==> try-amber: inputs <==
==> flow/design.v (excerpt) <==
module microP(
    input clk,
    input reset,
    output [7:0] imem_addr,
    input [16:0] imem_data,
    output [7:0] dmem_addr,
    output [7:0] dmem_wdata,
    output dmem_we,
    input [7:0] dmem_rdata,
    input [7:0] data_in,
    output out_we,
    output [7:0] data_out_col,
    output [7:0] data_out_addr
    );
clock: 5.0 ns
lec_check: 0
abc_area: 1
cap_margin: 20
cell_pad_in_sites_global_placement: 3
core_aspect_ratio: 1.05
core_margin: 9
core_utilization: 38
cts_cluster_diameter: 237
cts_cluster_size: 89
gpl_routability_driven: 0
gpl_timing_driven: 0
min_routing_layer: met2
setup_slack_margin: 1.17
slew_margin: 15
run.sh (not shown) runs the stock make flow with config.mk's settings and CLKGATE_MAP_FILE=.
==> try-maple: changes against try-amber <==
ABC_AREA = unset   (was 1)
CELL_PAD_IN_SITES_GLOBAL_PLACEMENT = unset   (was 3)
CORE_ASPECT_RATIO = unset   (was 1.05)
CORE_MARGIN = 8   (was 9)
CORE_UTILIZATION = 53   (was 38)
CTS_CLUSTER_DIAMETER = 376   (was 237)
CTS_CLUSTER_SIZE = 30   (was 89)
GPL_ROUTABILITY_DRIVEN = unset   (was 0)
GPL_TIMING_DRIVEN = unset   (was 0)
HOLD_SLACK_MARGIN = -0.06   (was unset)
MIN_ROUTING_LAYER = unset   (was met2)
PLACE_DENSITY = 0.37   (was unset)
SETUP_SLACK_MARGIN = -0.46   (was 1.17)
SLEW_MARGIN = 20   (was 15)
==> comparison <==
- Of try-maple and try-amber, try-amber has the higher via count (gap about 37%, measured against try-amber).
- Of try-amber and try-maple, try-maple has the higher sequential share of layout area (gap 4.1 points).
- Between try-maple and try-amber, the lower synthesized cell count is in try-maple (gap about 28%, measured against try-amber).
- Combinational power: try-maple is lower than try-amber (69%).
- Of try-amber and try-maple, try-maple has the higher clock-buffer cell count (gap 3).
- Register-to-register slack: try-amber is higher than try-maple (420 ps).
- Between try-maple and try-amber, the lower global-route usage is in try-maple (gap 6.0 points).
- In try-amber the clock power is higher than in try-maple, by about 6%.
- First-iteration DRC count: try-maple is smaller than try-amber (about 75%).
- In try-amber the worst setup slack is better than in try-maple, by 420 ps.
- Sequential cell count is the same in try-amber and try-maple.


==> branch nickel: inputs <==
Starting RTL as in the previous note.
Design microP, start of the top module:
module microP(
    input clk,
    input reset,
    output [7:0] imem_addr,
    input [16:0] imem_data,
    output [7:0] dmem_addr,
    output [7:0] dmem_wdata,
    output dmem_we,
    input [7:0] dmem_rdata,
    input [7:0] data_in,
    output out_we,
    output [7:0] data_out_col,
    output [7:0] data_out_addr
    );
Settings: LEC_CHECK=0, ABC_AREA=1, CAP_MARGIN=20, CORE_ASPECT_RATIO=1.05, CORE_MARGIN=5, CORE_UTILIZATION=59, SLEW_MARGIN=20; clock period 5.0 ns.
==> inputs of branch ember, as changes to branch nickel <==
ABC_AREA = default   (was 1)
CORE_ASPECT_RATIO = default   (was 1.05)
CORE_MARGIN = 2   (was 5)
CORE_UTILIZATION = 40   (was 59)
PLACE_DENSITY = 0.6   (was default)
SETUP_SLACK_MARGIN = 0.88   (was default)
==> flow/constraint.sdc (replaced) <==
create_clock -name core_clock -period 4.5 [get_ports {clk}]
set_input_delay 0.9000 -clock core_clock [delete_from_list [all_inputs] [get_ports {clk}]]
set_output_delay 0.9000 -clock core_clock [all_outputs]
set_load 0.01 [all_outputs]
==> inputs of branch harbor, as changes to branch nickel <==
ABC_AREA = default   (was 1)
CORE_ASPECT_RATIO = default   (was 1.05)
CORE_MARGIN = 2   (was 5)
CORE_UTILIZATION = 65   (was 59)
CTS_CLUSTER_SIZE = 33   (was default)
PLACE_DENSITY = 0.6   (was default)
==> flow/constraint.sdc (replaced) <==
create_clock -name core_clock -period 3.34 [get_ports {clk}]
set_input_delay 0.6680 -clock core_clock [delete_from_list [all_inputs] [get_ports {clk}]]
set_output_delay 0.6680 -clock core_clock [all_outputs]
set_load 0.01 [all_outputs]
==> results <==
| item | branch ember | branch harbor | branch nickel |
|---|---|---|---|
| Status | timing/DRC/antenna clean | stopped before the end | timing/DRC/antenna clean |
| Failing step | - | global routing | - |
| Worst path buffer plus inverter count | 0 | - | 1 |
| Core area | 23500 µm² | 14500 µm² | 16300 µm² |
| Maximum fanout along the worst path | 2 | - | 7 |
| ANT nets after route | 0 | - | 0 |
| Chip Area | 25300 µm² | 15800 µm² | 19200 µm² |
| Routability Congestion | 0.878 | 1.02 | 0.978 |
| Post-synth area from yosys stat | 9610 µm² | 9610 µm² | 9770 µm² |
| Total negative slack | 0 ns | - | 0 ns |
| Wire length on met2 | 14300 µm | - | 14300 µm |
| Multi-input combinational cell count | 643 | - | 895 |
| Hold endpoint | MD_w[0] | - | IE_w |
| Number of instances in the synthesized netlist | 929 | 929 | 1285 |
| Setup Buffers After CTS | 18 | 34 | 0 |
| Worst Setup SP | REGFILE.memblk[3][2] | - | data_in[2] |
| Setup Crit Path Kind | register to register | - | primary input to register |
| DRC violation count after routing | 0 | - | 0 |
| Total wire length after detailed routing | 29800 µm | - | 28900 µm |
| Total of cells resized after clock tree synthesis | 24 | 121 | 0 |
| Power of the clock network | 0.00175 W | - | 0.00159 W |
| Cell Area, Placed | 10900 µm² | 11400 µm² | 10600 µm² |


==> build 50: inputs <==
Starting RTL as in the previous note.
==> flow/config.mk <==
export PLATFORM = sky130hd
export DESIGN_NAME = microP
export DESIGN_NICKNAME = microP
export VERILOG_FILES = /design/flow/design.v
export SDC_FILE = /design/flow/constraint.sdc
export NUM_CORES = 4
export LEC_CHECK = 0
export CAP_MARGIN = 30
export CORE_MARGIN = 9
export CORE_UTILIZATION = 43
export CTS_CLUSTER_SIZE = 77
export GPL_ROUTABILITY_DRIVEN = 0
export PLACE_DENSITY = 0.72
export SETUP_SLACK_MARGIN = 0.72
export SLEW_MARGIN = 10
export TNS_END_PERCENT = 95
==> flow/constraint.sdc <==
create_clock -name core_clock -period 3.8 [get_ports {clk}]
set_input_delay 0.7600 -clock core_clock [delete_from_list [all_inputs] [get_ports {clk}]]
set_output_delay 0.7600 -clock core_clock [all_outputs]
set_load 0.01 [all_outputs]
==> build 92 (differences from build 50) <==
==> flow/config.mk (replaced) <==
export PLATFORM = sky130hd
export DESIGN_NAME = microP
export DESIGN_NICKNAME = microP
export VERILOG_FILES = /design/flow/design.v
export SDC_FILE = /design/flow/constraint.sdc
export NUM_CORES = 4
export LEC_CHECK = 0
export CAP_MARGIN = 20
export CORE_MARGIN = 2
export CORE_UTILIZATION = 68
export CTS_CLUSTER_DIAMETER = 78
export CTS_CLUSTER_SIZE = 36
export SLEW_MARGIN = 20
==> flow/constraint.sdc (replaced) <==
create_clock -name core_clock -period 3.63 [get_ports {clk}]
set_input_delay 0.7260 -clock core_clock [delete_from_list [all_inputs] [get_ports {clk}]]
set_output_delay 0.7260 -clock core_clock [all_outputs]
set_load 0.01 [all_outputs]
==> summary.txt <==
Here are the numbers from the latest Yosys + OpenROAD run.

The run finished with no timing, DRC or antenna violations. The total overflow reported by the global router is 0. The power dissipated in sequential cells came out at 2190 uW.

The area share of buffers outside the clock network came out at 14.9%. The multi-input gate share of the layout cell area is 42.4%. The share of power burned in registers came out at 38.7%.
# the run above: build 50

==> summary.txt <==
Here are the numbers from the latest Yosys + OpenROAD run.

The yosys synthesis warning count came out at 11. The met2 track utilization from global routing is just under 90%. Per the synth stats, the proportion of register bits with asynchronous set or reset is 0%. The run stopped with a tool error. After floorplanning, the die was sized to cover between 15000 and 20000 um2. The first error in the log reads "[ERROR GRT-0232] Routing congestion too high. Check the congestion heatmap in the GUI". The total overflow reported by the global router came out at 5. The flow halted during global routing. The tally of unique sky130hd cells used after synthesis came out at ~85.
# the run above: build 92



==> job 7153: inputs <==
microP again, from the RTL that the note above started with.
Settings: LEC_CHECK=0, ABC_AREA=0, CAP_MARGIN=20, CELL_PAD_IN_SITES_GLOBAL_PLACEMENT=0, CORE_MARGIN=2, CORE_UTILIZATION=72, MAX_ROUTING_LAYER=met4, MIN_ROUTING_LAYER=met1, PLACE_DENSITY_LB_ADDON=0.0, SETUP_SLACK_MARGIN=0.55, SLEW_MARGIN=15, TNS_END_PERCENT=80; clock period 1.86 ns.
==> job 5348 (differences from job 7153) <==
==> flow/config.mk (replaced) <==
export PLATFORM = sky130hd
export DESIGN_NAME = microP
export DESIGN_NICKNAME = microP
export VERILOG_FILES = /design/flow/design.v
export SDC_FILE = /design/flow/constraint.sdc
export NUM_CORES = 4
export LEC_CHECK = 0
export CAP_MARGIN = 20
export CORE_MARGIN = 2
export CORE_UTILIZATION = 64
export SLEW_MARGIN = 20
==> flow/constraint.sdc (replaced) <==
create_clock -name core_clock -period 2.5 [get_ports {clk}]
set_input_delay 0.5000 -clock core_clock [delete_from_list [all_inputs] [get_ports {clk}]]
set_output_delay 0.5000 -clock core_clock [all_outputs]
set_load 0.01 [all_outputs]
==> results <==
Job 5348 stopped in global routing (GRT-0116). Job 7153 stopped in clock tree synthesis with DPL-0038. Area after synthesis is the same in job 5348 and job 7153. Against job 7153, the die area of job 5348 is higher by 12%. Synthesized cell count is the same in job 5348 and job 7153.
==> figures <==
                                                                                          job 5348                   job 7153
Post-detailed-placement half-perimeter wirelength                                          23.7 mm                    25.6 mm
Worst setup slack before clock tree synthesis                                             -1090 ps                   -1660 ps
Synth top area share                                                                         34.4%                      34.4%
Outcome                                                                     stopped before the end     stopped before the end
Last stage reached                                                                  global routing       clock tree synthesis
Number of enable flip-flop cells                                                               110                        110
Placer's final routability congestion estimate                                                1.06                       1.17
Floorplan Core Area                                                                    14,600 um^2                13,100 um^2
Placed cell count                                                                            1,309                      1,320
Total die area                                                                         16,000 um^2                14,300 um^2
Dpl cell area                                                                          11,900 um^2                12,100 um^2
Number of distinct standard cells referenced by the synthesized netlist                         85                         85
DIE WIDTH                                                                                   127 um                     120 um
Most common flop cell mapped by yosys                                    sky130_fd_sc_hd__edfxtp_1  sky130_fd_sc_hd__edfxtp_1
Top-Level Pins                                                                                  77                         77
Share of the yosys chip area belonging to registers                                          45.2%                      45.2%
Starting utilization of the core area                                                        65.9%                      73.1%
Post-Synth XOR/XNOR Area                                                                     1.64%                      1.64%
Die height                                                                                  127 um                     120 um
Row Count                                                                                       44                         42
Power figures rest on the tool's default switching activity, not on a simulated workload.
